==> flow/design.v <==
module Decoder_Unit (
    input [1 : 0] DEC_ALU_FUNC,
    output reg DEC_Arith_Enable, DEC_Logic_Enable, DEC_CMP_Enable, DEC_Shift_Enable
);
always @(*) begin
    DEC_Arith_Enable = 1'b0;
    DEC_Logic_Enable = 1'b0;
    DEC_CMP_Enable   = 1'b0;
    DEC_Shift_Enable = 1'b0;
    case (DEC_ALU_FUNC)
        2'b00: DEC_Arith_Enable = 1'b1;
        2'b01: DEC_Logic_Enable = 1'b1;
        2'b10: DEC_CMP_Enable   = 1'b1;
        2'b11: DEC_Shift_Enable = 1'b1;
        default: begin
            DEC_Arith_Enable = 1'b0;
            DEC_Logic_Enable = 1'b0;
            DEC_CMP_Enable   = 1'b0;
            DEC_Shift_Enable = 1'b0; 
    end
    endcase
end
endmodule
module Arithmetic_Unit #(
    parameter A_WIDTH = 16,
    parameter B_WIDTH = 16
) (
    input clk,rst,
    input [A_WIDTH - 1 : 0] A,
    input [B_WIDTH - 1 : 0] B,
    input [1 : 0] Arith_ALU_FUNC,
    input Arith_Enable,
    output reg [A_WIDTH + B_WIDTH - 1 : 0] Arith_OUT,
    output reg Carry_OUT, Arith_Flag       
);
reg [A_WIDTH + B_WIDTH - 1 : 0] ADD_Signal;
always @(posedge clk or negedge rst) begin
    if(!rst) begin 
        Arith_OUT  <=  'b0;
        Carry_OUT  <= 1'b0; 
        Arith_Flag <= 1'b0; 
end
else begin
    Arith_Flag <= Arith_Enable;
    if(Arith_Enable) begin
        case (Arith_ALU_FUNC)
            2'b00: begin
                if (A_WIDTH >= B_WIDTH) begin
                    Arith_OUT <= A + B;
                    {Carry_OUT,ADD_Signal[A_WIDTH - 1 : 0]} <= A + B;
                end
                else begin
                    Arith_OUT <= A + B;
                    {Carry_OUT,ADD_Signal[B_WIDTH - 1 : 0]} <= A + B;
                end
            end
            2'b01: Arith_OUT <= A - B;
            2'b10: Arith_OUT <= A * B;
            2'b11: Arith_OUT <= (B == 0) ? 'b0 : A / B;
            default: begin
                Arith_OUT <=  'b0;
                Carry_OUT <= 1'b0; 
            end
        endcase 
    end
  end
end
endmodule
module Logic_Unit #(
    parameter A_WIDTH = 16,
    parameter B_WIDTH = 16
) (
    input clk,rst,
    input [A_WIDTH - 1 : 0] A,
    input [B_WIDTH - 1 : 0] B,
    input [1 : 0] Logic_ALU_FUNC,
    input Logic_Enable,
    output reg [A_WIDTH + B_WIDTH - 1 : 0] Logic_OUT,
    output reg Logic_Flag       
);
always @(posedge clk or negedge rst) begin
    if(!rst) begin
    Logic_OUT  <= 16'b0;
    Logic_Flag <= 1'b0;
end
else begin
    Logic_Flag <= Logic_Enable;
    if(Logic_Enable) begin
        case (Logic_ALU_FUNC)
            2'b00: Logic_OUT <=   A & B; 
            2'b01: Logic_OUT <=   A | B;
            2'b10: Logic_OUT <= ~(A & B);
            2'b11: Logic_OUT <= ~(A | B);
            default: begin
                Logic_OUT <= 16'b0;
            end
        endcase
    end
  end
end
endmodule
module CMP_Unit #(
    parameter A_WIDTH = 16,
    parameter B_WIDTH = 16
) (
    input clk,rst,
    input [A_WIDTH - 1 : 0] A,
    input [B_WIDTH - 1 : 0] B,    
    input [1 : 0] CMP_ALU_FUNC,
    input CMP_Enable,
    output reg [A_WIDTH + B_WIDTH - 1 : 0] CMP_OUT,
    output reg CMP_Flag       
);
always @(posedge clk or negedge rst) begin
    if(!rst) begin
       CMP_OUT  <= 16'b0;
       CMP_Flag <= 1'b0;
    end
    else begin
    CMP_Flag <= CMP_Enable;    
    if(CMP_Enable) begin
        case (CMP_ALU_FUNC)
            2'b00: CMP_OUT <= 16'b0; 
            2'b01: begin
                if( A == B)
                CMP_OUT <= 16'b1;
                else
                CMP_OUT <= 16'b0;
            end
            2'b10:begin
                if( A > B)
                CMP_OUT <= 16'b10;
                else
                CMP_OUT <= 16'b0;
            end
            2'b11:begin
                if( A < B)
                CMP_OUT <= 16'b11;
                else
                CMP_OUT <= 16'b0;
            end
            default: begin
                CMP_OUT <= 16'b0;
            end
        endcase
    end
  end
end
endmodule
module Shift_Unit #(
    parameter A_WIDTH = 16,
    parameter B_WIDTH = 16
) (
    input clk,rst,
    input [A_WIDTH - 1 : 0] A,
    input [B_WIDTH - 1 : 0] B,
    input [1 : 0] Shift_ALU_FUNC,
    input Shift_Enable,
    output reg [A_WIDTH + B_WIDTH - 1 : 0] Shift_OUT,
    output reg Shift_Flag       
);
always @(posedge clk or negedge rst) begin
  if(!rst) begin
    Shift_OUT  <= 16'b0;
    Shift_Flag <= 1'b0;
end
else begin
    Shift_Flag <= Shift_Enable;
    if(Shift_Enable) begin
        case (Shift_ALU_FUNC)
            2'b00: Shift_OUT <= A >> 1; 
            2'b01: Shift_OUT <= A << 1;
            2'b10: Shift_OUT <= B >> 1;
            2'b11: Shift_OUT <= B << 1;
            default: begin
                Shift_OUT <= 16'b0;
            end
        endcase
    end
  end
end
endmodule
module alu_top #(
    parameter A_WIDTH_TOP = 16,
    parameter B_WIDTH_TOP = 16
) (
    input   CLK,rst,
    input   [3 : 0] ALU_FUNC,
    input   [A_WIDTH_TOP - 1 : 0] A,
    input   [B_WIDTH_TOP - 1 : 0] B,
    output  [A_WIDTH_TOP + B_WIDTH_TOP - 1 : 0] Arith_OUT, Logic_OUT, CMP_OUT,Shift_OUT,
    output  Carry_OUT, Arith_Flag, Logic_Flag, CMP_Flag, Shift_Flag
);
wire Arith_EN, Logic_EN, CMP_EN, Shift_EN;
Decoder_Unit U0 (
    .DEC_ALU_FUNC(ALU_FUNC[3 : 2]),
    .DEC_Arith_Enable(Arith_EN),
    .DEC_Logic_Enable(Logic_EN),
    .DEC_CMP_Enable  (CMP_EN),
    .DEC_Shift_Enable(Shift_EN)
);
Arithmetic_Unit #(.A_WIDTH(A_WIDTH_TOP), .B_WIDTH(B_WIDTH_TOP)) U1 (
    .clk(CLK),
    .rst(rst),
    .A(A),
    .B(B),
    .Arith_ALU_FUNC(ALU_FUNC[1 : 0]),
    .Arith_Enable(Arith_EN),
    .Arith_OUT(Arith_OUT),
    .Carry_OUT(Carry_OUT),
    .Arith_Flag(Arith_Flag)
);
Logic_Unit #(.A_WIDTH(A_WIDTH_TOP), .B_WIDTH(B_WIDTH_TOP)) U2 (
    .clk(CLK),
    .rst(rst),
    .A(A),
    .B(B),
    .Logic_ALU_FUNC(ALU_FUNC[1 : 0]),
    .Logic_Enable(Logic_EN),
    .Logic_OUT(Logic_OUT),
    .Logic_Flag(Logic_Flag)
);
CMP_Unit #(.A_WIDTH(A_WIDTH_TOP), .B_WIDTH(B_WIDTH_TOP)) U3 (
    .clk(CLK),
    .rst(rst),
    .A(A),
    .B(B),
    .CMP_ALU_FUNC(ALU_FUNC[1 : 0]),
    .CMP_Enable(CMP_EN),
    .CMP_OUT(CMP_OUT),
    .CMP_Flag(CMP_Flag)
);
Shift_Unit #(.A_WIDTH(A_WIDTH_TOP), .B_WIDTH(B_WIDTH_TOP)) U4 (
    .clk(CLK),
    .rst(rst),
    .A(A),
    .B(B),
    .Shift_ALU_FUNC(ALU_FUNC[1 : 0]),
    .Shift_Enable(Shift_EN),
    .Shift_OUT(Shift_OUT),
    .Shift_Flag(Shift_Flag)
);
endmodule
clock: 130.0 ns
lec_check: 0
abc_area: 1
cap_margin: 20
core_margin: 2
core_utilization: 40
cts_cluster_diameter: 258
cts_cluster_size: 98
place_density_lb_addon: 0.01
slew_margin: 20
tns_end_percent: 5
run.sh (not shown) runs the stock make flow with config.mk's settings and CLKGATE_MAP_FILE=.
The starting point completed with no timing, DRC or antenna violations.
==> next run, changes <==
==> flow/config.mk (replaced) <==
export PLATFORM = sky130hd
export DESIGN_NAME = alu_top
export DESIGN_NICKNAME = alu_top
export VERILOG_FILES = /design/flow/design.v
export SDC_FILE = /design/flow/constraint.sdc
export NUM_CORES = 4
export LEC_CHECK = 0
export ABC_AREA = 1
export CAP_MARGIN = 40
export CORE_MARGIN = 2
export CORE_UTILIZATION = 71
export CTS_CLUSTER_DIAMETER = 323
export CTS_CLUSTER_SIZE = 59
export MAX_ROUTING_LAYER = met4
export PLACE_DENSITY = 0.66
export SLEW_MARGIN = 20
What happened: Design area goes down by 1.6%; setup slack gets worse by 2400 ps; clock-buffer cell count stays the same; first-iteration DRC count rises by 42%.
==> next run, changes <==
==> flow/config.mk (replaced) <==
export PLATFORM = sky130hd
export DESIGN_NAME = alu_top
export DESIGN_NICKNAME = alu_top
export VERILOG_FILES = /design/flow/design.v
export SDC_FILE = /design/flow/constraint.sdc
export NUM_CORES = 4
export LEC_CHECK = 0
export CAP_MARGIN = 20
export CORE_MARGIN = 2
export CORE_UTILIZATION = 65
export PLACE_DENSITY_LB_ADDON = 0.02
export SLEW_MARGIN = 20
export TNS_END_PERCENT = 10
Effect: The changed run ran to the end with no violations. Cell area went down by a few percent. Clock-buffer cell count rose by 1. Sequential share of layout area rose by 0.11 points. Fmax falls by a few percent. Synthesized area is lower by a few percent.
==> next run, changes <==
--- a/flow/config.mk
+++ b/flow/config.mk
@@ -8,6 +8,6 @@
 export CAP_MARGIN = 20
-export CORE_MARGIN = 2
-export CORE_UTILIZATION = 65
-export PLACE_DENSITY_LB_ADDON = 0.02
+export CORE_MARGIN = 3
+export CORE_UTILIZATION = 40
+export GPL_TIMING_DRIVEN = 0
 export SLEW_MARGIN = 20
-export TNS_END_PERCENT = 10
+export TNS_END_PERCENT = 15
What happened: The changed run completed with no timing, DRC or antenna violations. Synthesized cell count is unchanged. Fmax is lower by about 0.9%. Final cell count rises by 10%. Setup slack gets worse by 1100 ps. Sequential cell count is unchanged. Design area climbs by about 4.7%. Routed wire length goes up by 10%. Synthesized area does not change. Via count rose by about 0.8%. Core utilization is lower by 25 points.
==> next run, changes <==
--- a/flow/config.mk
+++ b/flow/config.mk
@@ -8,6 +8,7 @@
 export CAP_MARGIN = 20
-export CORE_MARGIN = 3
-export CORE_UTILIZATION = 40
-export GPL_TIMING_DRIVEN = 0
+export CORE_ASPECT_RATIO = 1.73
+export CORE_MARGIN = 9
+export CORE_UTILIZATION = 65
+export PLACE_DENSITY_LB_ADDON = 0.02
 export SLEW_MARGIN = 20
-export TNS_END_PERCENT = 15
+export TNS_END_PERCENT = 10
Result:
- synthesized area is unchanged
- wire length went up by 4.2%
- worst setup slack loses 190 ps
